[flow/constraint.sdc]
create_clock -name core_clock -period 4.07 [get_ports {clk}]
set_input_delay 0.8140 -clock core_clock [delete_from_list [all_inputs] [get_ports {clk}]]
set_output_delay 0.8140 -clock core_clock [all_outputs]
set_load 0.01 [all_outputs]
[flow/run.sh]
#!/bin/bash
# the make line also repeats each setting of config.mk as NAME=value (left out here)
make -C /OpenROAD-flow-scripts/flow DESIGN_CONFIG=/design/flow/config.mk WORK_HOME=/design/flow/orfs CLKGATE_MAP_FILE= finish
[flow/config.mk]
export PLATFORM = sky130hd
export DESIGN_NAME = reflex_core
export DESIGN_NICKNAME = reflex_core
export VERILOG_FILES = /design/flow/design.v
export SDC_FILE = /design/flow/constraint.sdc
export NUM_CORES = 4
export LEC_CHECK = 0
export ABC_AREA = 1
export CAP_MARGIN = 20
export CORE_MARGIN = 2
export CORE_UTILIZATION = 68
export CTS_CLUSTER_DIAMETER = 247
export CTS_CLUSTER_SIZE = 99
export PLACE_DENSITY = 0.39
export SLEW_MARGIN = 20
export TNS_END_PERCENT = 10
[flow/design.v]
module reflex_core (
    input wire clk,                   
    input wire rst_n,                 
    input wire signed [15:0] z_pos,   
    input wire signed [15:0] z_vel,   
    input wire signed [15:0] kp_gain,
    input wire signed [15:0] kd_gain,
    input wire signed [15:0] vel_threshold,  
    output reg signed [15:0] u_out,   
    output reg guardian_active        
);
    reg signed [31:0] p_term;
    reg signed [31:0] d_term;
    reg signed [31:0] raw_sum;
    localparam signed [15:0] MAX_OUT = 16'd2000;   
    localparam signed [15:0] MIN_OUT = -16'd2000;  
    always @(posedge clk or negedge rst_n) begin
        if (!rst_n) begin
            u_out <= 16'd0;
            guardian_active <= 1'b0;
            p_term <= 32'd0;
            d_term <= 32'd0;
        end else begin
            if (($signed(z_vel) > $signed(vel_threshold)) || 
                ($signed(z_vel) < -$signed(vel_threshold))) begin
                guardian_active <= 1'b1;
                d_term <= z_vel * (kd_gain <<< 1); 
            end else begin
                guardian_active <= 1'b0;
                d_term <= z_vel * kd_gain;
            end
            p_term <= z_pos * kp_gain;  
            raw_sum = -(p_term + d_term); 
            if (raw_sum > MAX_OUT) 
                u_out <= MAX_OUT;
            else if (raw_sum < MIN_OUT) 
                u_out <= MIN_OUT;
            else
                u_out <= raw_sum[15:0];  
        end
    end
endmodule
==> results of run 1 <==
routing by layer:
metal	overflow	track usage [%]
met1	1	70.2
met2	29	91.9
met3	2	56.1
met4	22	72.7
met5	0	30.1
through the flow:
stage	setup TNS (ns)	setup WS (ns)	util, %	instance area, sq um
2_1_floorplan	-72.50	-1.81	-	28300
3_3_place_gp	-115.42	-2.55	80.8	32200
3_5_place_dp	-120.16	-2.66	80.8	32200
4_1_cts	-71.09	-1.75	88.4	35200
repair_timing:
action / in CTS
hold endpoints to repair: 0
cloned: 15
pin swaps: 276
gates resized: 628
setup endpoints to repair: 60
buffers inserted: 132
==> flow_metrics.tcl, run 1 <==
# metrics dict for downstream scripts
set metrics [dict create \
    largest_area_cell "fa_1" \
    core-area_sq_um 39800 \
    port_buffers 98 \
    ys_top_logic_family "adder cells" \
    clock_path_buffers 2 \
    ys_warn_count 1 \
    track_usage_pct 72.6 \
    most_common_cell "inv_1" \
    cts_buffers 9 \
    place_congestion 0.968 \
    stop_stage "5_1_grt" \
    syn_area_sq_um 27400 \
    synthSimpleGateAreaFrac_pct 19.1 \
    area_leaders "fa_1, inv_1, nand2_1" \
    ys_top_cells_by_count "inv_1, nand2_1, fa_1" \
    adder_share_pct 50.0 \
    ys_area_sq_um 27400 \
    status "stopped before the end" \
    avgSynthCellArea_sq_um 7.54 \
    ys_cells 3640 \
    die-area_sq_um 42000 \
    die_h_um 205 \
    synth_top_area_share_pct 38.3 \
    synth-seq-area-share_pct 7.39 \
    hold_buffers 0 \
    aoi_share_pct 3.84 \
    ys_sh_xor_pct 3.16 \
    ios 99 \
    syn-num-nets 4504 \
    grt-ovfl-total 54 \
    rows 73 \
    ys_ff 81 \
    async_reset_ff_share_pct 100 \
    fp.dieW_um 205 \
    dpl.cell_count 4526 \
    ys.flop_type "dfrtp_1" \
    tool.error "[ERROR GRT-0232] Routing congestion too high. Check the congestion heatmap in the GUI." \
    cts_sinks 81 \
    hpwl_um 64000 \
    mux_area_share_pct 0 \
    synth-edff-count 0 \
    fp_util_pct 68.9 \
    htree_num_levels 3 \
    ys_types 43 \
    cts_root_buffer "clkbuf_16" \
    syn_inst 3640 \
]
==> run 2: changes to the inputs <==
CORE_UTILIZATION = 64   (was 68)
clock period = 4.1 ns   (was 4.07 ns; I/O delays follow)
==> run 2 against run 1 <==
Now fails the layout checks on negative setup slack. Area after synthesis unchanged. Synthesized cell count unchanged. Die area up 6.1%.
==> flow_metrics.tcl, run 2 <==
# collected from the flow reports
set metrics [dict create \
    status "complete, but fails checks" \
    so.violations "negative setup slack" \
    cts_tree "yes" \
    synthSimpleGateAreaFrac_pct 19.1 \
    path_depth 21 \
    ios 99 \
    critPathLaunchType "input pin" \
    routedWlPerCell_um 21.3 \
    crit_path_end "d_term[29]" \
    wirelength_um 101000 \
    ff2ff_path_depth 20 \
    rsz0062_at_grt "true" \
    drtAntennaViolNets 0 \
    ys_types 43 \
    drv_slew 0 \
    ys.flop_type "dfrtp_1" \
    max_stage_delay_ns 0.61 \
    core-area_sq_um 42100 \
    drcViolationCount 0 \
    grt_pass1_wl_um 145000 \
    ys_area_sq_um 27400 \
    maxCapViolCount 0 \
    crit_type "input pin to flip-flop" \
    antenna_found_initial 6 \
    final_area_sq_um 36500 \
    finClkSkew_ns 0.00866 \
    track_usage_pct 41.8 \
    fmax_ghz 0.163 \
    grt_pass1_vias 29100 \
    hold_path.class "input pin to async pin" \
    cts_root_buffer "clkbuf_16" \
    relSlewSlack_pct 51.4 \
    path_buffers 6 \
    n_fill_cell 2048 \
    grt-ovfl-total 0 \
    synth-edff-count 0 \
    most_common_cell "inv_1" \
    ys_cells 3640 \
    fin_cells 4747 \
    cts_buffers 9 \
    r2r_end "u_out[5]" \
    fp.dieW_um 211 \
    rows 75 \
    startpoint "z_vel[8]" \
    syn-num-nets 4504 \
    hpwl_um 62500 \
    mux_area_share_pct 0 \
    cp_common_cell "fa_1" \
    hold_viol 0 \
    ys_sh_xor_pct 3.16 \
    clock_path_buffers 2 \
    cp_max_fo 7 \
    htree_num_levels 3 \
    synth_top_area_share_pct 38.3 \
    critPathArrivalTime_ns 6.41 \
    rrSetupSlack_ns 0.77 \
    fin_crit_ns 6.13 \
    ys_top_cells_by_count "inv_1, nand2_1, fa_1" \
    cts_sinks 81 \
    ys_ff 81 \
    aoi_share_pct 3.84 \
    syn_inst 3640 \
    largest_area_cell "fa_1" \
    setup_ws_ns -2.03 \
    drt-pass1-iter-count 6 \
    crit_chain "buf_2 -> buf_6 -> buf_4 -> nand2_1 -> inv_1 -> fa_1 -> fa_1 -> fa_1 -> fa_2 -> fa_1 -> inv_1 -> fa_1 -> inv_2 -> ha_4 -> nand2_4 -> nor4_4 -> nand2_1 -> o211ai_1 -> xor2_1 -> nand2_1 -> nand2_1" \
    die_h_um 211 \
    port_buffers 98 \
    async_reset_ff_share_pct 100 \
    die-area_sq_um 44500 \
    fin_crit_sh_pct 149 \
    place_congestion 0.958 \
    synth-seq-area-share_pct 7.39 \
    via_count 27400 \
    ys_top_logic_family "adder cells" \
    grt_max_degree 82 \
    warning_count 33 \
    place_area_sq_um 32200 \
    ys_warn_count 1 \
    area_leaders "fa_1, inv_1, nand2_1" \
    path_clk_slew_ns 0.06 \
    clock.latency.late_pin_ns 0.35 \
    cp-end-kind "flip-flop" \
    slowest_stage "fa_1" \
    worstPathRequired_ns 4.39 \
    via_per_inst 5.77 \
    fp_util_pct 65.1 \
    setup_viol 52 \
    syn_area_sq_um 27400 \
    area_growth_pct 32.9 \
    drt-initial-drc-count 2679 \
    path_delay_family "adder cells" \
    pre_cts_ws_ns -2.78 \
    nets 5064 \
    rr_startpoint "p_term[1]" \
    dpl.cell_count 4551 \
    adder_share_pct 50.0 \
    worst_slew_pin_slew_ns 0.729 \
    avgSynthCellArea_sq_um 7.54 \
]
-- run 2: per-layer routing --
metal,up-vias,part of all wire [%],global-route usage [%]
met5,-,0.11,0.445
met2,1988,47,73.2
li1,11600,-,-
met1,12900,32,45.9
met4,6,10,27.4
met3,919,10,9.11
-- run 2: area by class of cell --
class	count	area, sq um	share of cell area [%]
timing repair buffer	674	6380	17.5
clock buffer	10	239	0.655
sequential	81	2030	5.56
tap	539	674	1.85
inverter	1080	4070	11.2
multi-input combinational	2354	23000	63.1
antenna	3	7.51	0.0206
clock inverter	6	50.0	0.137
-- run 2: through the flow --
step	setup TNS (ns)	util, %	hold WS (ns)
finish	-78.12	86.5	0.501
global route	-85.26	86.5	0.560
detailed placement	-119.95	76.5	0.748
floorplan	-71.25	-	0.524
global placement	-116.71	76.5	0.731
CTS	-70.96	84.0	0.677
-- run 2: timing repair --
action / CTS / global route
gates resized: 643 / 286
hold buffers: 0 / 0
endpoints found under the hold margin: 0 / 0
setup endpoints to repair: 58 / 59
cloned: 22 / 1
pin swaps: 288 / 204
setup buffers: 104 / 54
==> run 3: changes to the inputs <==
ABC_AREA = 0   (was 1)
CAP_MARGIN = 0   (was 20)
CELL_PAD_IN_SITES_DETAIL_PLACEMENT = 1   (was not set)
CORE_ASPECT_RATIO = 0.68   (was not set)
CORE_MARGIN = 9   (was 2)
CORE_UTILIZATION = 42   (was 64)
CTS_CLUSTER_DIAMETER = 108   (was 247)
CTS_CLUSTER_SIZE = not set   (was 99)
GPL_ROUTABILITY_DRIVEN = 1   (was not set)
GPL_TIMING_DRIVEN = 0   (was not set)
HOLD_SLACK_MARGIN = 0.21   (was not set)
MAX_ROUTING_LAYER = met4   (was not set)
MIN_ROUTING_LAYER = met2   (was not set)
PLACE_DENSITY = 0.89   (was 0.39)
SETUP_SLACK_MARGIN = -0.39   (was not set)
SLEW_MARGIN = 10   (was 20)
TNS_END_PERCENT = 85   (was 10)
clock period = 7.92 ns   (was 4.1 ns; I/O delays follow)
==> run 3 against run 2 <==
The run now fails in 5_1_grt. Die area rose by 60%. Synthesized cell count decreased by 21%. Area after synthesis decreased by 5.7%.
==> flow_metrics.tcl, run 3 <==
# metrics dict for downstream scripts
set metrics [dict create \
    ys_cells 2869 \
    cts_sinks 81 \
    hpwl_um 81300 \
    ys_area_sq_um 25900 \
    cts_buffers 9 \
    htree_num_levels 3 \
    syn-num-nets 3733 \
    synth-edff-count 0 \
    area_leaders "fa_1, ha_1, inv_1" \
    synth-seq-area-share_pct 7.83 \
    synth_top_area_share_pct 40.6 \
    stop_stage "5_1_grt" \
    status "stopped before the end" \
    avgSynthCellArea_sq_um 9.02 \
    adder_share_pct 53.0 \
    die-area_sq_um 71000 \
    ys_types 79 \
    cts_root_buffer "clkbuf_16" \
    ys_sh_xor_pct 3.61 \
    ys_warn_count 1 \
    synthSimpleGateAreaFrac_pct 15.0 \
    ys_ff 81 \
    syn_area_sq_um 25900 \
    grt-ovfl-total 3 \
    core-area_sq_um 60500 \
    place_area_sq_um 27900 \
    most_common_cell "inv_1" \
    tool.error "[ERROR GRT-0116] Global routing finished with congestion. Check the congestion regions in the DRC Viewer." \
    ys.flop_type "dfrtp_1" \
    fp.dieW_um 319 \
    syn_inst 2869 \
    largest_area_cell "fa_1" \
    die_h_um 223 \
    track_usage_pct 48.6 \
    rows 74 \
    ys_top_cells_by_count "inv_1, fa_1, nand2_1" \
    ys_top_logic_family "adder cells" \
    port_buffers 98 \
    fp_util_pct 42.8 \
    async_reset_ff_share_pct 100 \
    mux_area_share_pct 0.754 \
    place_congestion 1.01 \
    aoi_share_pct 8.41 \
    dpl.cell_count 3766 \
    clock_path_buffers 2 \
    ios 99 \
]
## run 3: what timing repair did
item	in CTS
resized	127
hold buffers	0
endpoints found under the setup margin	26
buffers inserted	4
pin swaps	1
## run 3: metrics by stage
stage	hold WS, ns	worst slack [ns]
CTS	0.813	-0.421
detailed placement	0.777	-2.03
global placement	0.754	-1.41
floorplan	0.676	0.342
## run 3: per-layer routing
metal	overflow	GRT usage (%)
met4	0	30.7
met2	0	51.4
met5	-	-
met3	3	55.9
met1	-	-
==> run 4: changes to the inputs <==
CAP_MARGIN = 20   (was 0)
CELL_PAD_IN_SITES_DETAIL_PLACEMENT = not set   (was 1)
CORE_ASPECT_RATIO = 1.31   (was 0.68)
CORE_MARGIN = 10   (was 9)
CORE_UTILIZATION = 20   (was 42)
CTS_CLUSTER_DIAMETER = 233   (was 108)
CTS_CLUSTER_SIZE = 98   (was not set)
GPL_ROUTABILITY_DRIVEN = not set   (was 1)
GPL_TIMING_DRIVEN = not set   (was 0)
HOLD_SLACK_MARGIN = 0.15   (was 0.21)
MIN_ROUTING_LAYER = met1   (was met2)
PLACE_DENSITY = 0.57   (was 0.89)
SLEW_MARGIN = 20   (was 10)
TNS_END_PERCENT = 15   (was 85)
==> run 4 against run 3 <==
The layout now fails its checks (negative setup slack). Synthesized cell count did not move. Die area rose by 100%. Area after synthesis did not move.
==> flow_metrics.tcl, run 4 <==
# collected from the flow reports
set metrics [dict create \
    path_clk_slew_ns 0.07 \
    crit_type "input pin to flip-flop" \
    grt_max_degree 47 \
    path_delay_family "adder cells" \
    warning_count 26 \
    track_usage_pct 9.91 \
    r2r_end "u_out[4]" \
    htree_num_levels 3 \
    async_reset_ff_share_pct 100 \
    routedWlPerCell_um 13.6 \
    area_growth_pct 21.3 \
    ys_sh_xor_pct 3.61 \
    synth-edff-count 0 \
    setup_viol 1 \
    pre_cts_ws_ns -0.422 \
    hold_end "u_out[0]" \
    max_stage_delay_ns 0.61 \
    hold_buffers 0 \
    avgSynthCellArea_sq_um 9.02 \
    maxCapViolCount 0 \
    grt-ovfl-total 0 \
    via_per_inst 4.02 \
    antenna_cells 0 \
    clock_path_buffers 2 \
    fin_util_pct 24.4 \
    fp.dieW_um 334 \
    synthSimpleGateAreaFrac_pct 15.0 \
    largest_area_cell "fa_1" \
    critPathLaunchType "input pin" \
    ys_area_sq_um 25900 \
    drcViolationCount 0 \
    fp_util_pct 20.1 \
    so.violations "negative setup slack" \
    path_buffers 8 \
    rr_startpoint "p_term[1]" \
    drv_slew 0 \
    fin_crit_ns 7.94 \
    ys.flop_type "dfrtp_1" \
    rrSetupSlack_ns 2.96 \
    fmax_ghz 0.126 \
    ys_warn_count 1 \
    aoi_share_pct 8.41 \
    drt-initial-drc-count 675 \
    place_congestion 0.865 \
    cp-end-kind "flip-flop" \
    ios 99 \
    hold_viol 0 \
    slowest_stage "clkdlybuf4s50_1" \
    hp-start "d_term[0]" \
    cp_max_fo 6 \
    ys_top_cells_by_count "inv_1, fa_1, nand2_1" \
    clock.latency.late_pin_ns 0.37 \
    critPathArrivalTime_ns 8.24 \
    grt_pass1_vias 21900 \
    wirelength_um 66400 \
    core-area_sq_um 129000 \
    adder_share_pct 53.0 \
    post_cts_resized 0 \
    mux_area_share_pct 0.754 \
    worst_slew_pin_slew_ns 0.813 \
    drtAntennaViolNets 0 \
    hpwl_um 60300 \
    most_common_cell "inv_1" \
    die-area_sq_um 144000 \
    setup_ws_ns -0.0192 \
    antenna_found_initial 0 \
    ys_types 79 \
    nets 4043 \
    startpoint "z_pos[7]" \
    synth_top_area_share_pct 40.6 \
    cts_root_buffer "clkbuf_16" \
    fin_crit_sh_pct 100 \
    relSlewSlack_pct 45.8 \
    n_fill_cell 14000 \
    finClkSkew_ns 0.0157 \
    path_depth 26 \
    crit_path_end "p_term[31]" \
    via_count 19600 \
    holdPathStages 3 \
    worstPathRequired_ns 8.22 \
    ys_cells 2869 \
    cts_buffers 9 \
    cts_setup_buffers 0 \
    grt_pass1_wl_um 113000 \
    area_leaders "fa_1, ha_1, inv_1" \
    cts_tree "yes" \
    hold_path.class "flip-flop to flip-flop" \
    syn-num-nets 3733 \
    drt-pass1-iter-count 5 \
    syn_inst 2869 \
    cp_common_cell "fa_1" \
    finalSetupTns_ns -0.0192 \
    status "complete, but fails checks" \
    ys_top_logic_family "adder cells" \
    rows 151 \
    synth-seq-area-share_pct 7.83 \
    syn_area_sq_um 25900 \
    die_h_um 432 \
    ys_ff 81 \
    cts_sinks 81 \
    port_buffers 98 \
    ff2ff_path_depth 15 \
]
==> run 4: layer usage <==
metal  wire length (um)  track usage [%]  part of all wire (%)
met5                  0                -                     0
met4               1320             2.51                   2.0
met3               1230            0.618                   1.8
met2              35900             18.5                    54
met1              28000             11.4                    42
==> run 4: layout make-up <==
cell class	instances	area (sq um)	area share, %
multi-input combinational	2008	20900	66.6
clock inverter	7	85.1	0.271
tap	1683	2110	6.71
inverter	699	2620	8.36
sequential	81	2030	6.46
clock buffer	9	225	0.717
timing repair buffer	380	3410	10.9
==> run 4: stage by stage <==
| stage | area (sq um) | std cells | hold WS (ns) |
|---|---|---|---|
| global route | 31400 | 4867 | 0.864 |
| global placement | 31100 | 4851 | 0.744 |
| finish | 31400 | 4867 | 0.759 |
| floorplan | 25900 | 2869 | 0.676 |
| CTS | 31400 | 4867 | 0.777 |
| detailed placement | 31100 | 4851 | 0.739 |
==> run 5: changes to the inputs <==
ABC_AREA = 1   (was 0)
CORE_ASPECT_RATIO = not set   (was 1.31)
CORE_MARGIN = 2   (was 10)
CORE_UTILIZATION = 72   (was 20)
CTS_CLUSTER_DIAMETER = not set   (was 233)
CTS_CLUSTER_SIZE = 14   (was 98)
HOLD_SLACK_MARGIN = not set   (was 0.15)
MAX_ROUTING_LAYER = not set   (was met4)
MIN_ROUTING_LAYER = not set   (was met1)
PLACE_DENSITY = not set   (was 0.57)
PLACE_DENSITY_LB_ADDON = 0.24   (was not set)
TNS_END_PERCENT = not set   (was 15)
clock period = 6.0 ns   (was 7.92 ns; I/O delays follow)
==> run 5 against run 4 <==
Flip-flop count stayed put. Critical endpoint is now p_term[28]. Core utilization is 64 points higher. The layout still fails its checks (negative setup slack). Wire length is 57% higher. Die area is 73% lower. Worst hold slack worse by 0.065 ns. First-iteration DRC count went up to 5.6 times the previous value. Global-route usage is 35 points higher. Critical path depth is 1 lower.
==> flow_metrics.tcl, run 5 <==
# collected from the flow reports
set metrics [dict create \
    status "complete, but fails checks" \
    cts_buffers 9 \
    area_growth_pct 20.9 \
    grt-ovfl-total 0 \
    adder_share_pct 50.0 \
    cp-end-kind "flip-flop" \
    syn_inst 3640 \
    core-area_sq_um 37600 \
    grt_pass1_wl_um 138000 \
    rr_startpoint "p_term[1]" \
    use_met1_pct 48.3 \
    final_area_sq_um 33200 \
    port_buffers 98 \
    via_per_inst 6.13 \
    drcViolationCount 0 \
    ys_cells 3640 \
    setup_ws_ns -1.58 \
    largest_area_cell "fa_1" \
    async_reset_ff_share_pct 100 \
    setup_viol 42 \
    clock.latency.late_pin_ns 0.36 \
    crit_path_end "p_term[28]" \
    hp-start "p_term[31]" \
    holdPathStages 3 \
    critPathArrivalTime_ns 7.82 \
    drtAntennaViolNets 0 \
    cp_max_fo 13 \
    syn-num-nets 4504 \
    syn_area_sq_um 27400 \
    ys.flop_type "dfrtp_1" \
    mux_area_share_pct 0 \
    worstPathRequired_ns 6.24 \
    synthSimpleGateAreaFrac_pct 19.1 \
    path_delay_family "adder cells" \
    synth-edff-count 0 \
    ys_types 43 \
    dpl.cell_count 4467 \
    ios 99 \
    hold_buffers 0 \
    area_leaders "fa_1, inv_1, nand2_1" \
    clock_path_buffers 2 \
    max_stage_delay_ns 0.80 \
    busiest_layer "met2" \
    cts_root_buffer "clkbuf_16" \
    warning_count 29 \
    hold_path.class "flip-flop to flip-flop" \
    fp_util_pct 73.0 \
    so.violations "negative setup slack" \
    critPathLaunchType "input pin" \
    routedWlPerCell_um 23.0 \
    synth-seq-area-share_pct 7.39 \
    fin_cells 4515 \
    most_common_cell "inv_1" \
    ys_area_sq_um 27400 \
    nets 4856 \
    n_fill_cell 1691 \
    via_count 27700 \
    track_usage_pct 45.3 \
    synth_top_area_share_pct 38.3 \
    worst_slew_pin_slew_ns 0.972 \
    path_depth 25 \
    hold_viol 0 \
    cts_tree "yes" \
    htree_num_levels 3 \
    ys_ff 81 \
    path_clk_slew_ns 0.07 \
    place_area_sq_um 31500 \
    cts_sinks 81 \
    use_met3_pct 13.5 \
    wirelength_um 104000 \
    relSlewSlack_pct 35.1 \
    path_buffers 9 \
    grt_max_degree 82 \
    rows 71 \
    fmax_ghz 0.132 \
    drv_slew 0 \
    place_congestion 0.969 \
    ff2ff_path_depth 20 \
    startpoint "z_pos[8]" \
    drt-pass1-iter-count 12 \
    ys_sh_xor_pct 3.16 \
    antenna_found_initial 6 \
    use_met2_pct 77.1 \
    fp.dieW_um 199 \
    ys_top_logic_family "adder cells" \
    die_h_um 199 \
    avgSynthCellArea_sq_um 7.54 \
    fin_crit_sh_pct 126 \
    drt-initial-drc-count 3768 \
    rsz0062_at_grt "true" \
    pre_cts_ws_ns -1.24 \
    slowest_stage "fa_2" \
    maxCapViolCount 0 \
    hpwl_um 66700 \
    aoi_share_pct 3.84 \
    crit_type "input pin to flip-flop" \
    rrSetupSlack_ns 2.60 \
    die-area_sq_um 39700 \
    hold_end "u_out[12]" \
    grt_pass1_vias 28500 \
    r2r_end "u_out[5]" \
    finClkSkew_ns 0.00734 \
    ys_warn_count 1 \
    fin_crit_ns 7.58 \
    ys_top_cells_by_count "inv_1, nand2_1, fa_1" \
]
[run 5: cell type report]
| cell class | instances | area [sq um] | area share (%) |
|---|---|---|---|
| diodes | 7 | 17.5 | 0.0528 |
| multi-input cells | 2354 | 22200 | 66.9 |
| repair buffers | 466 | 3930 | 11.8 |
| inverters | 1080 | 4060 | 12.3 |
| well taps | 511 | 639 | 1.93 |
| flip-flops and latches | 81 | 2030 | 6.11 |
| clock inverters | 7 | 88.8 | 0.268 |
| clock buffers | 9 | 225 | 0.679 |
[run 5: repair_timing]
action,in CTS,in global routing
cloned,3,4
pin swaps,82,130
setup endpoints to repair,38,40
setup buffers,28,24
resized,194,353
[run 5: through the flow]
step	util [%]	setup TNS, ns	hold slack (ns)
finish	88.3	-36.14	0.694
global route	88.2	-36.03	0.770
CTS	86.2	-11.50	0.697
detailed placement	83.7	-43.44	0.687
global placement	83.7	-36.52	0.673
floorplan	-	-7.75	0.638
[run 5: metal layers]
layer | share of wire (%) | up-vias
li1 | - | 11100
met1 | 30 | 12700
met2 | 44 | 2664
met3 | 14 | 1195
met4 | 12 | 14
met5 | 0.48 | -
==> run 6: changes to the inputs <==
ABC_AREA = not set   (was 1)
CORE_UTILIZATION = 65   (was 72)
CTS_CLUSTER_SIZE = not set   (was 14)
HOLD_SLACK_MARGIN = 0.29   (was not set)
PLACE_DENSITY_LB_ADDON = not set   (was 0.24)
SETUP_SLACK_MARGIN = -0.38   (was -0.39)
clock period = 3.72 ns   (was 6.0 ns; I/O delays follow)
==> run 6 against run 5 <==
The layout still fails its checks (negative setup slack). First-iteration DRC count fell by 68%. Highest routed layer unchanged. Worst setup slack got worse by 1.0 ns.
==> flow_metrics.tcl, run 6 <==
# collected from the flow reports
set metrics [dict create \
    cp_max_fo 5 \
    cts_sinks 81 \
    setup_viol 74 \
    via_per_inst 5.48 \
    track_usage_pct 34.2 \
    port_buffers 98 \
    warning_count 31 \
    syn-num-nets 3733 \
    slowest_stage "fa_1" \
    drcViolationCount 0 \
    ys_top_cells_by_count "inv_1, fa_1, nand2_1" \
    fmax_ghz 0.159 \
    antenna_found_initial 3 \
    nets 4282 \
    ff2ff_path_depth 15 \
    worst_slew_pin_slew_ns 0.761 \
    grt-ovfl-total 0 \
    routedWlPerCell_um 17.6 \
    rrSetupSlack_ns -0.70 \
    n_fill_cell 2228 \
    setup_ws_ns -2.58 \
    maxCapViolCount 0 \
    ys_area_sq_um 25900 \
    startpoint "kd_gain[5]" \
    crit_path_end "d_term[31]" \
    finalSetupTns_ns -101.48 \
    ys_sh_xor_pct 3.61 \
    ys.flop_type "dfrtp_1" \
    synth_top_area_share_pct 40.6 \
    ios 99 \
    largest_area_cell "fa_1" \
    cp_common_cell "fa_1" \
    synthSimpleGateAreaFrac_pct 15.0 \
    clock.latency.late_pin_ns 0.34 \
    via_count 21600 \
    area_leaders "fa_1, ha_1, inv_1" \
    seqCellArea_sq_um 2030 \
    drt-initial-drc-count 1213 \
    ys_warn_count 1 \
    cts_tree "yes" \
    relSlewSlack_pct 49.3 \
    drv_slew 0 \
    hold_viol 0 \
    place_congestion 0.903 \
    drtAntennaViolNets 0 \
    syn_area_sq_um 25900 \
    htree_num_levels 3 \
    fin_util_pct 85.2 \
    most_common_cell "inv_1" \
    critPathLaunchType "input pin" \
    rows 73 \
    fp_util_pct 65.4 \
    fin_crit_ns 6.30 \
    critPathArrivalTime_ns 6.53 \
    synth-seq-area-share_pct 7.83 \
    path_depth 23 \
    hpwl_um 55600 \
    ys_ff 81 \
    grt_max_degree 82 \
    worstPathRequired_ns 3.95 \
    ys_cells 2869 \
    wirelength_um 69400 \
    ys_top_logic_family "adder cells" \
    mux_area_share_pct 0.754 \
    fin_crit_sh_pct 169 \
    path_buffers 5 \
    rr_startpoint "d_term[1]" \
    cts_buffers 9 \
    antenna_cells 0 \
    path_clk_slew_ns 0.07 \
    clock_path_buffers 2 \
    aoi_share_pct 8.41 \
    cp-end-kind "flip-flop" \
    fp.dieW_um 204 \
    status "complete, but fails checks" \
    grt_pass1_vias 23800 \
    max_stage_delay_ns 0.55 \
    hold_path.class "input pin to async pin" \
    avgSynthCellArea_sq_um 9.02 \
    area_growth_pct 30.3 \
    path_delay_family "adder cells" \
    grt_pass1_wl_um 114000 \
    combGateArea_sq_um 22600 \
    die-area_sq_um 41400 \
    async_reset_ff_share_pct 100 \
    crit_chain "bufbuf_16 -> and2_4 -> fa_1 -> inv_1 -> fa_1 -> fa_1 -> inv_1 -> fa_1 -> fa_1 -> inv_1 -> fa_1 -> inv_2 -> ha_4 -> nand4_1 -> nor2_4 -> nand3_4 -> a21oi_4 -> o211ai_1 -> a311oi_2 -> a41oi_2 -> mux2i_1 -> o221ai_1 -> and3_1" \
    synth-edff-count 0 \
    core-area_sq_um 39500 \
    syn_inst 2869 \
    so.violations "negative setup slack" \
    cts_root_buffer "clkbuf_16" \
    adder_share_pct 53.0 \
    rsz0062_at_grt "true" \
    die_h_um 204 \
    finClkSkew_ns 0.0120 \
    hold_buffers 0 \
    r2r_end "u_out[4]" \
    ys_types 79 \
    drt-pass1-iter-count 5 \
    crit_type "input pin to flip-flop" \
]
[run 6: per-stage QoR]
stage	instance area [sq um]	hold WS, ns	setup WS, ns	instances
after global placement	31600	0.770	-3.32	3887
final	33700	0.403	-2.58	3948
after global routing	33700	0.505	-2.75	3948
after floorplan	26900	0.448	-2.62	2869
after detailed placement	31600	0.758	-3.55	3887
after CTS	32900	0.613	-2.55	3930
[run 6: layer usage]
metal	routed length (um)	GRT usage [%]	share of wire, %	up-vias
met5	39	0	0.056	-
li1	-	-	-	9849
met3	3900	4.52	5.6	150
met4	1650	8.37	2.4	6
met2	35700	59.8	51	672
met1	28200	45.4	41	11000
[run 6: timing repair]
action,CTS,global route
endpoints found under the hold margin,0,0
gates cloned,6,0
setup buffers,41,29
endpoints found under the setup margin,64,69
gates resized,534,213
pin swaps,197,132
[run 6: final cells by class]
class / instances / area share (%)
Clock buffer: 10 / 0.709
Multi-Input combinational cell: 2008 / 67.2
Inverter: 699 / 7.80
Clock inverter: 6 / 0.215
Timing Repair Buffer: 619 / 16.2
Tap cell: 525 / 1.95
Sequential cell: 81 / 6.01
==> run 7: changes to the inputs <==
CORE_UTILIZATION = 68   (was 65)
HOLD_SLACK_MARGIN = not set   (was 0.29)
SETUP_SLACK_MARGIN = -0.23   (was -0.38)
clock period = 3.65 ns   (was 3.72 ns; I/O delays follow)
==> run 7 against run 6 <==
The layout still fails its checks (negative setup slack). Via count grew 13%. Global-route usage grew 7.2 points. Worst setup slack lost 0.39 ns. Register-to-register slack lost 0.16 ns. Synthesized cell count is the same. Critical path type unchanged. Largest cell class unchanged. Highest routed layer unchanged.
==> flow_metrics.tcl, run 7 <==
# collected from the flow reports
set metrics [dict create \
    drcViolationCount 0 \
    rsz0062_at_grt "true" \
    syn-num-nets 3733 \
    ys_cells 2869 \
    whs_ns 0.395 \
    ys_area_sq_um 25900 \
    rows 71 \
    hold_viol 0 \
    fin_crit_sh_pct 181 \
    so.violations "negative setup slack" \
    synth-edff-count 0 \
    cts_tree "yes" \
    ys_types 79 \
    synthSimpleGateAreaFrac_pct 15.0 \
    hpwl_um 56600 \
    crit_type "input pin to flip-flop" \
    grt_pass1_wl_um 128000 \
    nets 4336 \
    largest_area_cell "fa_1" \
    cts_sinks 81 \
    crit_chain "buf_2 -> buf_12 -> buf_4 -> buf_4 -> and2_4 -> fa_2 -> inv_1 -> fa_1 -> inv_1 -> fa_1 -> fa_2 -> fa_1 -> inv_1 -> fa_1 -> inv_1 -> ha_2 -> nor3_2 -> nor2_2 -> and3_4 -> o31a_1 -> or4_4 -> a31oi_4 -> xor2_2 -> mux2i_1" \
    ff2ff_path_depth 15 \
    ys_top_logic_family "adder cells" \
    avgSynthCellArea_sq_um 9.02 \
    aoi_share_pct 8.41 \
    place_congestion 0.933 \
    fmax_ghz 0.151 \
    setup_viol 76 \
    area_growth_pct 33.9 \
    relSlewSlack_pct 47.3 \
    wirelength_um 90000 \
    adder_share_pct 53.0 \
    hold_buffers 0 \
    ios 99 \
    mux_area_share_pct 0.754 \
    ys_ff 81 \
    ys_sh_xor_pct 3.61 \
    port_buffers 98 \
    hold_path.class "input pin to async pin" \
    antenna_found_initial 2 \
    core-area_sq_um 37600 \
    ys.flop_type "dfrtp_1" \
    path_delay_family "adder cells" \
    rr_startpoint "p_term[1]" \
    routedWlPerCell_um 22.5 \
    critPathArrivalTime_ns 6.86 \
    fp.dieW_um 199 \
    fin_util_pct 92.2 \
    maxCapViolCount 0 \
    drt-pass1-iter-count 8 \
    die_h_um 199 \
    slowest_stage "fa_2" \
    area_leaders "fa_1, ha_1, inv_1" \
    path_depth 24 \
    cp-end-kind "flip-flop" \
    track_usage_pct 41.4 \
    critPathLaunchType "input pin" \
    worst_slew_pin_slew_ns 0.790 \
    grt_pass1_vias 25900 \
    dpl.cell_count 3869 \
    synth-seq-area-share_pct 7.83 \
    worstPathRequired_ns 3.89 \
    syn_area_sq_um 25900 \
    synth_top_area_share_pct 40.6 \
    rrSetupSlack_ns -0.86 \
    htree_num_levels 3 \
    grt-ovfl-total 0 \
    clock_path_buffers 2 \
    ys_warn_count 1 \
    syn_inst 2869 \
    fp_util_pct 68.9 \
    via_count 24400 \
    drtAntennaViolNets 0 \
    path_buffers 8 \
    grt_max_degree 82 \
    cts_buffers 9 \
    fin_cells 3991 \
    finClkSkew_ns 0.00971 \
    async_reset_ff_share_pct 100 \
    r2r_end "u_out[4]" \
    cts_root_buffer "clkbuf_16" \
    path_clk_slew_ns 0.07 \
    setup_ws_ns -2.97 \
    ys_top_cells_by_count "inv_1, fa_1, nand2_1" \
    crit_path_end "d_term[24]" \
    max_stage_delay_ns 0.58 \
    startpoint "z_vel[4]" \
    drv_slew 0 \
    cp_max_fo 6 \
    drt-initial-drc-count 2562 \
    clock.latency.late_pin_ns 0.36 \
    finalSetupTns_ns -119.52 \
    warning_count 31 \
    status "complete, but fails checks" \
    die-area_sq_um 39600 \
    fin_crit_ns 6.62 \
    most_common_cell "inv_1" \
    n_fill_cell 1404 \
    via_per_inst 6.12 \
]
==> run 7: what timing repair did <==
item / CTS / global route
endpoints found under the setup margin: 68 / 75
pin swaps: 211 / 191
gates resized: 569 / 243
setup buffers: 83 / 51
cloned: 10 / 1
endpoints found under the hold margin: 0 / 0
==> run 7: area by class of cell <==
type | count | area (sq um) | share of cell area, %
flip-flops and latches | 81 | 2030 | 5.85
inverters | 699 | 2640 | 7.62
repair buffers | 673 | 6090 | 17.6
well taps | 511 | 639 | 1.84
diodes | 3 | 7.51 | 0.0217
clock buffers | 9 | 225 | 0.650
multi-input cells | 2008 | 22900 | 66.1
clock inverters | 7 | 109 | 0.314
==> run 7: per-stage QoR <==
step / setup WS (ns) / area, sq um
global route: -3.16 / 34700
global placement: -3.42 / 31600
CTS: -2.72 / 33700
floorplan: -2.68 / 27000
detailed placement: -3.71 / 31600
finish: -2.97 / 34700
==> run 7: per-layer routing <==
metal | global-route usage [%] | part of all wire, % | up-vias
met1 | 50.2 | 33 | 12000
met5 | 0 | 0.15 | -
met4 | 20.2 | 7.0 | 6
met3 | 8.44 | 9.8 | 664
li1 | - | - | 9970
met2 | 70.8 | 50 | 1756
==> run 8: changes to the inputs <==
ABC_AREA = 0   (was not set)
CORE_ASPECT_RATIO = 0.92   (was not set)
CORE_UTILIZATION = 72   (was 68)
CTS_CLUSTER_DIAMETER = 233   (was not set)
CTS_CLUSTER_SIZE = 81   (was not set)
HOLD_SLACK_MARGIN = -0.09   (was not set)
MAX_ROUTING_LAYER = met4   (was not set)
MIN_ROUTING_LAYER = met1   (was not set)
PLACE_DENSITY = 0.37   (was not set)
SETUP_SLACK_MARGIN = -0.39   (was -0.23)
clock period = 5.86 ns   (was 3.65 ns; I/O delays follow)
==> run 8 against run 7 <==
Worst setup slack improved by 2.1 ns. Non-clock buffer count decreased by 245. Flip-flop count unchanged. The layout still fails its checks (negative setup slack). Highest routed layer is now met4. Sequential share of layout area increased by 0.57 points. First-iteration DRC count decreased by 33%.
==> flow_metrics.tcl, run 8 <==
# collected from the flow reports
set metrics [dict create \
    rows 66 \
    cts_sinks 81 \
    grt_pass1_wl_um 116000 \
    via_count 21800 \
    ff2ff_path_depth 15 \
    drv_slew 0 \
    setup_ws_ns -0.903 \
    avgSynthCellArea_sq_um 9.02 \
    r2r_end "u_out[4]" \
    wirelength_um 72000 \
    mux_area_share_pct 0.754 \
    area_growth_pct 22.0 \
    fp_util_pct 73.1 \
    rrSetupSlack_ns 1.00 \
    grt_max_degree 82 \
    syn_area_sq_um 25900 \
    hold_path.class "flip-flop to flip-flop" \
    place_congestion 0.935 \
    routedWlPerCell_um 19.4 \
    syn_inst 2869 \
    track_usage_pct 40.4 \
    warning_count 31 \
    ys_area_sq_um 25900 \
    fin_crit_ns 6.76 \
    largest_area_cell "fa_1" \
    relSlewSlack_pct 46.5 \
    cp_common_cell "fa_1" \
    fmax_ghz 0.148 \
    drt-pass1-iter-count 8 \
    ios 99 \
    cp_max_fo 6 \
    grt-ovfl-total 0 \
    die-area_sq_um 37500 \
    port_buffers 98 \
    grt_pass1_vias 24200 \
    path_depth 23 \
    path_buffers 7 \
    startpoint "kd_gain[5]" \
    antenna_found_initial 0 \
    ys_sh_xor_pct 3.61 \
    area_leaders "fa_1, ha_1, inv_1" \
    adder_share_pct 53.0 \
    hold_end "u_out[0]" \
    critPathArrivalTime_ns 6.98 \
    slowest_stage "fa_1" \
    fin_util_pct 89.1 \
    ys.flop_type "dfrtp_1" \
    via_per_inst 5.89 \
    hold_viol 0 \
    synthSimpleGateAreaFrac_pct 15.0 \
    synth-edff-count 0 \
    fin_crit_sh_pct 115 \
    clock_path_buffers 2 \
    cts_root_buffer "clkbuf_16" \
    ys_types 79 \
    synth-seq-area-share_pct 7.83 \
    rsz0062_at_grt "true" \
    so.violations "negative setup slack" \
    worst_slew_pin_slew_ns 0.795 \
    most_common_cell "inv_1" \
    cts_buffers 9 \
    finClkSkew_ns 0.0118 \
    async_reset_ff_share_pct 100 \
    hp-start "p_term[0]" \
    htree_num_levels 3 \
    holdPathStages 3 \
    pre_cts_ws_ns -1.95 \
    fp.dieW_um 202 \
    drtAntennaViolNets 0 \
    clock.latency.late_pin_ns 0.36 \
    crit_path_end "d_term[24]" \
    nets 4091 \
    maxCapViolCount 0 \
    hpwl_um 56000 \
    max_stage_delay_ns 0.58 \
    cts_tree "yes" \
    ys_ff 81 \
    drt-initial-drc-count 1710 \
    core-area_sq_um 35400 \
    cp-end-kind "flip-flop" \
    crit_chain "bufbuf_16 -> buf_12 -> and2_1 -> fa_1 -> inv_1 -> fa_1 -> fa_1 -> fa_1 -> inv_1 -> fa_1 -> inv_1 -> fa_1 -> inv_1 -> ha_4 -> buf_4 -> nor2_1 -> nor2_1 -> and3_4 -> o31a_1 -> or4_4 -> a31oi_4 -> xor2_2 -> mux2i_1" \
    crit_type "input pin to flip-flop" \
    path_delay_family "adder cells" \
    drcViolationCount 0 \
    setup_viol 34 \
    antenna_cells 0 \
    ys_warn_count 1 \
    die_h_um 186 \
    syn-num-nets 3733 \
    synth_top_area_share_pct 40.6 \
    status "complete, but fails checks" \
    ys_top_cells_by_count "inv_1, fa_1, nand2_1" \
    rr_startpoint "d_term[1]" \
    path_clk_slew_ns 0.07 \
    aoi_share_pct 8.41 \
    ys_top_logic_family "adder cells" \
    critPathLaunchType "input pin" \
    ys_cells 2869 \
    worstPathRequired_ns 6.08 \
]
==> run 8: repair_timing <==
| action | CTS | global route |
|---|---|---|
| setup endpoints to repair | 35 | 32 |
| setup buffers | 38 | 22 |
| gates resized | 487 | 178 |
| cloned | 6 | 1 |
| hold buffers | 0 | 0 |
| pin swaps | 147 | 144 |
==> run 8: layout make-up <==
class / instances / area, sq um
Multi-Input combinational cell: 2008 / 22100
Fill cell: 1615 / 3850
Timing Repair Buffer: 428 / 3810
Inverter: 699 / 2630
Sequential cell: 81 / 2030
Tap cell: 476 / 596
Clock buffer: 9 / 225
Clock inverter: 7 / 133
==> run 8: metal layers <==
metal	vias to the layer above	wire length (um)	global-route usage, %
li1	9470	-	-
met1	11000	26500	49.2
met2	1056	37700	71.5
met3	300	5240	5.20
met4	0	2510	11.9
met5	-	0	-
==> run 8: per-stage QoR <==
stage          hold slack (ns)  TNS (ns)  instance area (sq um)  cells
2_1_floorplan            0.676    -12.37                  26700   2869
3_3_place_gp             0.754    -47.44                  30300   3688
3_5_place_dp             0.818    -54.03                  30300   3688
4_1_cts                  0.832    -15.60                  31100   3709
5_1_grt                  0.877    -21.53                  31600   3708
6_report                 0.809    -16.22                  31600   3708
==> run 9: changes to the inputs <==
ABC_AREA = not set   (was 0)
CORE_ASPECT_RATIO = not set   (was 0.92)
CORE_UTILIZATION = 40   (was 72)
CTS_CLUSTER_DIAMETER = not set   (was 233)
CTS_CLUSTER_SIZE = not set   (was 81)
HOLD_SLACK_MARGIN = not set   (was -0.09)
MAX_ROUTING_LAYER = not set   (was met4)
MIN_ROUTING_LAYER = not set   (was met1)
PLACE_DENSITY = not set   (was 0.37)
SETUP_SLACK_MARGIN = -0.58   (was -0.39)
clock period = 7.78 ns   (was 5.86 ns; I/O delays follow)
==> run 9 against run 8 <==
The layout still fails its checks (negative setup slack). Sequential share of layout area grew 0.31 points. Synthesized cell count is the same. First-iteration DRC count shrank 42%. Critical path depth grew 4. Core utilization shrank 42 points. Wire length shrank 16%. Worst hold slack lost 0.038 ns. Register-to-register slack gained 1.9 ns. Non-clock buffer count shrank 51. Critical endpoint is now d_term[31].
==> flow_metrics.tcl, run 9 <==
# collected from the flow reports
set metrics [dict create \
    synthSimpleGateAreaFrac_pct 15.0 \
    hold_path.class "flip-flop to flip-flop" \
    drcViolationCount 0 \
    rrSetupSlack_ns 2.91 \
    routedWlPerCell_um 14.9 \
    drt-pass1-iter-count 5 \
    cts_root_buffer "clkbuf_16" \
    htree_num_levels 3 \
    synth-edff-count 0 \
    critPathLaunchType "input pin" \
    fp_util_pct 40.3 \
    setup_viol 7 \
    cp-end-kind "flip-flop" \
    relSlewSlack_pct 50.8 \
    cp_common_cell "fa_1" \
    ys_types 79 \
    antenna_cells 0 \
    cts_tree "yes" \
    warning_count 26 \
    combGateArea_sq_um 20900 \
    place_congestion 0.925 \
    clock.latency.late_pin_ns 0.36 \
    seqCellArea_sq_um 2030 \
    fin_crit_ns 7.99 \
    aoi_share_pct 8.41 \
    final_area_sq_um 30100 \
    ys_top_cells_by_count "inv_1, fa_1, nand2_1" \
    die-area_sq_um 66700 \
    syn_area_sq_um 25900 \
    nets 4040 \
    synth-seq-area-share_pct 7.83 \
    die_h_um 258 \
    grt_pass1_vias 21400 \
    ys_warn_count 1 \
    hold_end "u_out[0]" \
    mux_area_share_pct 0.754 \
    hold_viol 0 \
    syn-num-nets 3733 \
    slowest_stage "clkdlybuf4s50_1" \
    finalSetupTns_ns -0.843 \
    hp-start "p_term[0]" \
    path_clk_slew_ns 0.06 \
    drtAntennaViolNets 0 \
    ys_sh_xor_pct 3.61 \
    via_count 19800 \
    clock_path_buffers 2 \
    startpoint "z_vel[5]" \
    max_stage_delay_ns 0.57 \
    crit_type "input pin to flip-flop" \
    hold_buffers 0 \
    finClkSkew_ns 0.00699 \
    rows 93 \
    synth_top_area_share_pct 40.6 \
    so.violations "negative setup slack" \
    avgSynthCellArea_sq_um 9.02 \
    track_usage_pct 19.4 \
    post_cts_resized 0 \
    cp_max_fo 9 \
    core-area_sq_um 64200 \
    grt_max_degree 82 \
    setup_ws_ns -0.212 \
    crit_path_end "d_term[31]" \
    fmax_ghz 0.125 \
    grt-ovfl-total 0 \
    largest_area_cell "fa_1" \
    ios 99 \
    maxCapViolCount 0 \
    cts_setup_buffers 0 \
    path_buffers 9 \
    area_leaders "fa_1, ha_1, inv_1" \
    drv_slew 0 \
    most_common_cell "inv_1" \
    use_met3_pct 1.68 \
    fp.dieW_um 258 \
    rr_startpoint "d_term[1]" \
    grt_pass1_wl_um 106000 \
    via_per_inst 4.90 \
    ys_area_sq_um 25900 \
    ys.flop_type "dfrtp_1" \
    critPathArrivalTime_ns 8.24 \
    worst_slew_pin_slew_ns 0.732 \
    use_met2_pct 32.8 \
    hpwl_um 53900 \
    async_reset_ff_share_pct 100 \
    ff2ff_path_depth 14 \
    ys_top_logic_family "adder cells" \
    use_met1_pct 27.4 \
    place_area_sq_um 29800 \
    cts_sinks 81 \
    ys_cells 2869 \
    area_growth_pct 16.4 \
    fin_crit_sh_pct 103 \
    ys_ff 81 \
    holdPathStages 3 \
    r2r_end "u_out[5]" \
    path_depth 27 \
    adder_share_pct 53.0 \
    syn_inst 2869 \
    n_fill_cell 6262 \
    worstPathRequired_ns 8.02 \
    fin_util_pct 46.9 \
    status "complete, but fails checks" \
    path_delay_family "adder cells" \
    whs_ns 0.771 \
    cts_buffers 9 \
    antenna_found_initial 0 \
    port_buffers 98 \
    wirelength_um 60200 \
    busiest_layer "met2" \
    drt-initial-drc-count 987 \
]
## run 9: final cells by class
cell class	count	area share, %
clock buffers	9	0.747
clock inverters	7	0.262
inverters	699	8.71
multi-input cells	2008	69.4
flip-flops and latches	81	6.73
well taps	855	3.55
repair buffers	377	10.6
## run 9: per-stage QoR
stage,std cells,setup slack (ns)
after floorplan,2869,0.230
after global placement,4020,-0.409
after detailed placement,4020,-0.500
after CTS,4036,-0.166
after global routing,4036,-0.507
final,4036,-0.212
## run 9: metal layers
layer  wire [um]  vias to the layer above  part of all wire [%]
li1            -                     9361                     -
met1       27500                    10000                    46
met2       29500                      342                    49
met3        1990                       66                   3.3
met4        1150                        0                   1.9
met5           0                        -                     0
==> run 10: changes to the inputs <==
ABC_AREA = 0   (was not set)
CORE_ASPECT_RATIO = 1.78   (was not set)
CORE_MARGIN = 10   (was 2)
CORE_UTILIZATION = 72   (was 40)
CTS_CLUSTER_DIAMETER = 233   (was not set)
HOLD_SLACK_MARGIN = 0.15   (was not set)
MAX_ROUTING_LAYER = met4   (was not set)
MIN_ROUTING_LAYER = met1   (was not set)
PLACE_DENSITY_LB_ADDON = 0.22   (was not set)
SETUP_SLACK_MARGIN = -0.39   (was -0.58)
clock period = 4.52 ns   (was 7.78 ns; I/O delays follow)
==> run 10 against run 9 <==
The run now fails in 5_1_grt. Die area fell by 34%. Synthesized cell count stayed put. Area after synthesis did not move.
==> flow_metrics.tcl, run 10 <==
# metrics dict for downstream scripts
set metrics [dict create \
    status "stopped before the end" \
    stop_stage "5_1_grt" \
    tool.error "[ERROR GRT-0232] Routing congestion too high. Check the congestion heatmap in the GUI." \
    ys_area_sq_um 25900 \
    largest_area_cell "fa_1" \
    die-area_sq_um 44200 \
    clock_path_buffers 2 \
    ys.flop_type "dfrtp_1" \
    rows 92 \
    cts_buffers 9 \
    die_h_um 273 \
    core-area_sq_um 35500 \
    synth_top_area_share_pct 40.6 \
    cts_sinks 81 \
    ys_sh_xor_pct 3.61 \
    ys_warn_count 1 \
    synthSimpleGateAreaFrac_pct 15.0 \
    mux_area_share_pct 0.754 \
    synth-edff-count 0 \
    adder_share_pct 53.0 \
    synth-seq-area-share_pct 7.83 \
    avgSynthCellArea_sq_um 9.02 \
    htree_num_levels 3 \
    ys_types 79 \
    place_congestion 1.00 \
    fp_util_pct 73.0 \
    ys_top_cells_by_count "inv_1, fa_1, nand2_1" \
    ys_ff 81 \
    track_usage_pct 68.8 \
    syn_area_sq_um 25900 \
    ys_cells 2869 \
    grt-ovfl-total 17 \
    ys_top_logic_family "adder cells" \
    syn-num-nets 3733 \
    syn_inst 2869 \
    port_buffers 98 \
    ios 99 \
    cts_root_buffer "clkbuf_16" \
    fp.dieW_um 162 \
    aoi_share_pct 8.41 \
    area_leaders "fa_1, ha_1, inv_1" \
    dpl.cell_count 3740 \
    most_common_cell "inv_1" \
    async_reset_ff_share_pct 100 \
    hpwl_um 67900 \
]
-- run 10: repair_timing --
| action | in CTS |
|---|---|
| pin swaps | 213 |
| gates cloned | 5 |
| resized | 564 |
| endpoints found under the setup margin | 50 |
| hold buffers | 0 |
| setup buffers | 75 |
-- run 10: metrics by stage --
| stage | setup TNS, ns | worst slack [ns] | instance area [sq um] |
|---|---|---|---|
| 4_1_cts | -64.43 | -1.94 | 32400 |
| 2_1_floorplan | -54.34 | -1.98 | 26800 |
| 3_3_place_gp | -101.85 | -2.66 | 30800 |
| 3_5_place_dp | -113.66 | -2.98 | 30800 |
-- run 10: layer usage --
layer | global-route usage [%] | overflow
met1 | 61.0 | 0
met2 | 87.6 | 8
met3 | 53.6 | 0
met4 | 70.4 | 9
met5 | - | -
==> run 11: changes to the inputs <==
CAP_MARGIN = 0   (was 20)
CORE_MARGIN = 2   (was 10)
PLACE_DENSITY_LB_ADDON = 0.0   (was 0.22)
SETUP_SLACK_MARGIN = -0.21   (was -0.39)
clock period = 2.59 ns   (was 4.52 ns; I/O delays follow)
==> run 11 against run 10 <==
The run again fails in 5_1_grt. Area after synthesis unchanged. Die area fell by 15%. Synthesized cell count unchanged.
==> flow_metrics.tcl, run 11 <==
# metrics dict for downstream scripts
set metrics [dict create \
    status "stopped before the end" \
    stop_stage "5_1_grt" \
    tool.error "[ERROR GRT-0116] Global routing finished with congestion. Check the congestion regions in the DRC Viewer." \
    avgSynthCellArea_sq_um 9.02 \
    die-area_sq_um 37500 \
    fp.dieW_um 146 \
    ios 99 \
    place_congestion 0.994 \
    cts_buffers 9 \
    ys_ff 81 \
    ys_top_cells_by_count "inv_1, fa_1, nand2_1" \
    synth-seq-area-share_pct 7.83 \
    synthSimpleGateAreaFrac_pct 15.0 \
    htree_num_levels 3 \
    ys_types 79 \
    aoi_share_pct 8.41 \
    ys_area_sq_um 25900 \
    synth-edff-count 0 \
    ys.flop_type "dfrtp_1" \
    adder_share_pct 53.0 \
    largest_area_cell "fa_1" \
    area_leaders "fa_1, ha_1, inv_1" \
    core-area_sq_um 35500 \
    cts_sinks 81 \
    ys_top_logic_family "adder cells" \
    ys_sh_xor_pct 3.61 \
    clock_path_buffers 2 \
    place_area_sq_um 31900 \
    cts_root_buffer "clkbuf_16" \
    grt-ovfl-total 1217 \
    track_usage_pct 87.1 \
    synth_top_area_share_pct 40.6 \
    ys_warn_count 1 \
    syn_inst 2869 \
    hpwl_um 68800 \
    syn_area_sq_um 25900 \
    die_h_um 257 \
    rows 92 \
    dpl.cell_count 3850 \
    fp_util_pct 73.0 \
    syn-num-nets 3733 \
    port_buffers 98 \
    most_common_cell "inv_1" \
    ys_cells 2869 \
    async_reset_ff_share_pct 100 \
    mux_area_share_pct 0.754 \
]
==> run 11: layer usage <==
metal | track usage, % | GRT overflow
met1 | 78.8 | 6
met5 | - | -
met2 | 109 | 897
met3 | 62.9 | 12
met4 | 97.5 | 302
==> run 11: per-stage QoR <==
step | utilization [%] | setup TNS [ns] | setup WS, ns | hold slack, ns
detailed placement | 90.0 | -233.57 | -4.58 | 0.540
global placement | 90.0 | -221.18 | -4.32 | 0.531
CTS | 97.6 | -172.06 | -3.54 | 0.702
floorplan | - | -152.55 | -3.53 | 0.222
==> run 11: what timing repair did <==
item,4_1_cts
gates resized,732
setup buffers,103
cloned,10
pin swaps,267
hold buffers,1
endpoints found under the hold margin,5
endpoints found under the setup margin,77
==> run 12: changes to the inputs <==
CAP_MARGIN = 20   (was 0)
SETUP_SLACK_MARGIN = -0.24   (was -0.21)
clock period = 3.04 ns   (was 2.59 ns; I/O delays follow)
==> run 12 against run 11 <==
The flow again stops in 5_1_grt. Synthesized cell count is the same. Die area is the same. Area after synthesis is the same.
==> flow_metrics.tcl, run 12 <==
# metrics dict for downstream scripts
set metrics [dict create \
    syn_inst 2869 \
    mux_area_share_pct 0.754 \
    syn-num-nets 3733 \
    track_usage_pct 87.8 \
    fp_util_pct 73.0 \
    ys_top_cells_by_count "inv_1, fa_1, nand2_1" \
    ios 99 \
    fp.dieW_um 146 \
    synth-edff-count 0 \
    synth-seq-area-share_pct 7.83 \
    tool.error "[ERROR GRT-0116] Global routing finished with congestion. Check the congestion regions in the DRC Viewer." \
    ys_types 79 \
    synth_top_area_share_pct 40.6 \
    most_common_cell "inv_1" \
    htree_num_levels 3 \
    cts_root_buffer "clkbuf_16" \
    avgSynthCellArea_sq_um 9.02 \
    status "stopped before the end" \
    port_buffers 98 \
    stop_stage "5_1_grt" \
    die_h_um 257 \
    pre_cts_ws_ns -4.09 \
    ys_cells 2869 \
    grt-ovfl-total 902 \
    ys_warn_count 1 \
    synthSimpleGateAreaFrac_pct 15.0 \
    syn_area_sq_um 25900 \
    cts_sinks 81 \
    ys_ff 81 \
    place_congestion 0.974 \
    ys_top_logic_family "adder cells" \
    dpl.cell_count 3857 \
    adder_share_pct 53.0 \
    area_leaders "fa_1, ha_1, inv_1" \
    hold_buffers 0 \
    async_reset_ff_share_pct 100 \
    hpwl_um 68900 \
    place_area_sq_um 31900 \
    ys_area_sq_um 25900 \
    rows 92 \
    ys.flop_type "dfrtp_1" \
    ys_sh_xor_pct 3.61 \
    clock_path_buffers 2 \
    die-area_sq_um 37500 \
    largest_area_cell "fa_1" \
    aoi_share_pct 8.41 \
    cts_buffers 9 \
    core-area_sq_um 35500 \
]
-- run 12: repair_timing --
action                                  4_1_cts
pin swaps                                   293
endpoints found under the setup margin       77
setup buffers                               100
gates resized                               714
cloned                                       13
-- run 12: metal layers --
layer	GRT usage, %	GRT overflow
met1	81.2	19
met2	106	632
met3	68.2	12
met4	95.7	239
met5	-	-
-- run 12: metrics by stage --
| step | setup TNS, ns | utilization (%) |
|---|---|---|
| 4_1_cts | -145.58 | 97.4 |
| 3_5_place_dp | -201.82 | 89.9 |
| 3_3_place_gp | -190.38 | 89.9 |
| 2_1_floorplan | -124.09 | - |
==> run 13: changes to the inputs <==
CORE_UTILIZATION = 70   (was 72)
CTS_CLUSTER_SIZE = 51   (was not set)
PLACE_DENSITY = 0.67   (was not set)
PLACE_DENSITY_LB_ADDON = not set   (was 0.0)
SETUP_SLACK_MARGIN = -0.39   (was -0.24)
clock period = 7.92 ns   (was 3.04 ns; I/O delays follow)
==> run 13 against run 12 <==
Now fails the layout checks on negative setup slack. Area after synthesis did not move. Die area rose by 2.8%. Synthesized cell count did not move.
==> flow_metrics.tcl, run 13 <==
# collected from the flow reports
set metrics [dict create \
    htree_num_levels 3 \
    ys_top_cells_by_count "inv_1, fa_1, nand2_1" \
    drtAntennaViolNets 0 \
    crit_chain "clkdlybuf4s50_1 -> buf_4 -> nand2_1 -> fa_1 -> inv_1 -> fa_1 -> fa_1 -> fa_1 -> fa_1 -> inv_1 -> fa_1 -> inv_1 -> ha_1 -> a21oi_1 -> o21ai_0 -> a221o_1 -> a21oi_1 -> a311oi_1 -> buf_4 -> a21o_1 -> a21oi_1 -> xnor2_1 -> mux2_2" \
    track_usage_pct 36.6 \
    cp-end-kind "flip-flop" \
    grt_pass1_wl_um 109000 \
    synth-seq-area-share_pct 7.83 \
    drt-initial-drc-count 695 \
    syn_area_sq_um 25900 \
    path_delay_family "adder cells" \
    drt-pass1-iter-count 7 \
    cts_sinks 81 \
    ys_area_sq_um 25900 \
    via_count 20400 \
    antenna_cells 0 \
    synth-edff-count 0 \
    status "complete, but fails checks" \
    setup_ws_ns -0.0598 \
    wirelength_um 63500 \
    ys_warn_count 1 \
    area_growth_pct 14.2 \
    antenna_found_initial 0 \
    mux_area_share_pct 0.754 \
    port_buffers 98 \
    routedWlPerCell_um 17.5 \
    place_congestion 0.986 \
    ys_sh_xor_pct 3.61 \
    path_buffers 6 \
    hold_path.class "flip-flop to flip-flop" \
    ys_types 79 \
    slowest_stage "clkdlybuf4s50_1" \
    grt_max_degree 82 \
    grt-ovfl-total 0 \
    largest_area_cell "fa_1" \
    clock.latency.late_pin_ns 0.35 \
    most_common_cell "inv_1" \
    hp-start "p_term[0]" \
    final_area_sq_um 29500 \
    worstPathRequired_ns 8.15 \
    ys_top_logic_family "adder cells" \
    r2r_end "u_out[4]" \
    place_area_sq_um 29200 \
    cts_setup_buffers 0 \
    maxCapViolCount 0 \
    ys_cells 2869 \
    n_fill_cell 2502 \
    rows 94 \
    fp.dieW_um 148 \
    cp_max_fo 13 \
    avgSynthCellArea_sq_um 9.02 \
    cp_common_cell "fa_1" \
    hold_viol 0 \
    startpoint "z_vel[15]" \
    drv_slew 0 \
    syn-num-nets 3733 \
    hold_end "u_out[0]" \
    crit_type "input pin to flip-flop" \
    drcViolationCount 0 \
    fp_util_pct 70.5 \
    critPathArrivalTime_ns 8.21 \
    max_stage_delay_ns 0.62 \
    ios 99 \
    core-area_sq_um 36700 \
    grt_pass1_vias 24000 \
    ys_ff 81 \
    crit_path_end "d_term[30]" \
    rrSetupSlack_ns 2.94 \
    synth_top_area_share_pct 40.6 \
    so.violations "negative setup slack" \
    nets 4005 \
    cts_root_buffer "clkbuf_16" \
    fin_crit_ns 7.98 \
    rr_startpoint "d_term[1]" \
    cts_tree "yes" \
    clock_path_buffers 2 \
    die_h_um 261 \
    hpwl_um 56200 \
    finalSetupTns_ns -0.187 \
    adder_share_pct 53.0 \
    holdPathStages 3 \
    critPathLaunchType "input pin" \
    syn_inst 2869 \
    async_reset_ff_share_pct 100 \
    synthSimpleGateAreaFrac_pct 15.0 \
    setup_viol 5 \
    finClkSkew_ns 0.00564 \
    die-area_sq_um 38600 \
    path_depth 23 \
    ys.flop_type "dfrtp_1" \
    relSlewSlack_pct 49.4 \
    fmax_ghz 0.125 \
    aoi_share_pct 8.41 \
    fin_crit_sh_pct 101 \
    warning_count 28 \
    via_per_inst 5.64 \
    path_clk_slew_ns 0.07 \
    worst_slew_pin_slew_ns 0.758 \
    ff2ff_path_depth 15 \
    cts_buffers 9 \
    area_leaders "fa_1, ha_1, inv_1" \
]
run 13: metrics by stage:
| stage | instances | setup WS, ns | hold WS (ns) | utilization, % |
|---|---|---|---|---|
| after floorplan | 2869 | 0.342 | 0.676 | - |
| after global placement | 3610 | -0.357 | 0.716 | 79.6 |
| after detailed placement | 3610 | -0.501 | 0.766 | 79.6 |
| after CTS | 3626 | -0.167 | 0.779 | 80.5 |
| after global routing | 3626 | -0.343 | 0.803 | 80.5 |
| final | 3626 | -0.0598 | 0.776 | 80.5 |
run 13: final cells by class:
| class | count | area (sq um) | share of cell area [%] |
|---|---|---|---|
| Timing Repair Buffer | 342 | 3060 | 10.3 |
| Multi-Input combinational cell | 2008 | 20900 | 70.8 |
| Inverter | 699 | 2620 | 8.88 |
| Sequential cell | 81 | 2030 | 6.86 |
| Clock inverter | 7 | 81.3 | 0.275 |
| Clock buffer | 9 | 225 | 0.762 |
| Tap cell | 480 | 601 | 2.03 |
run 13: timing repair:
action                                  CTS  global route
hold buffers                              0             0
resized                                   0             4
endpoints found under the setup margin    0             3
run 13: per-layer routing:
metal | global-route usage, % | share of wire [%] | up-vias
li1 | - | - | 9293
met1 | 34.2 | 32 | 10200
met2 | 70.6 | 58 | 666
met3 | 2.41 | 3.1 | 316
met4 | 23.5 | 7.3 | 0
met5 | - | 0 | -
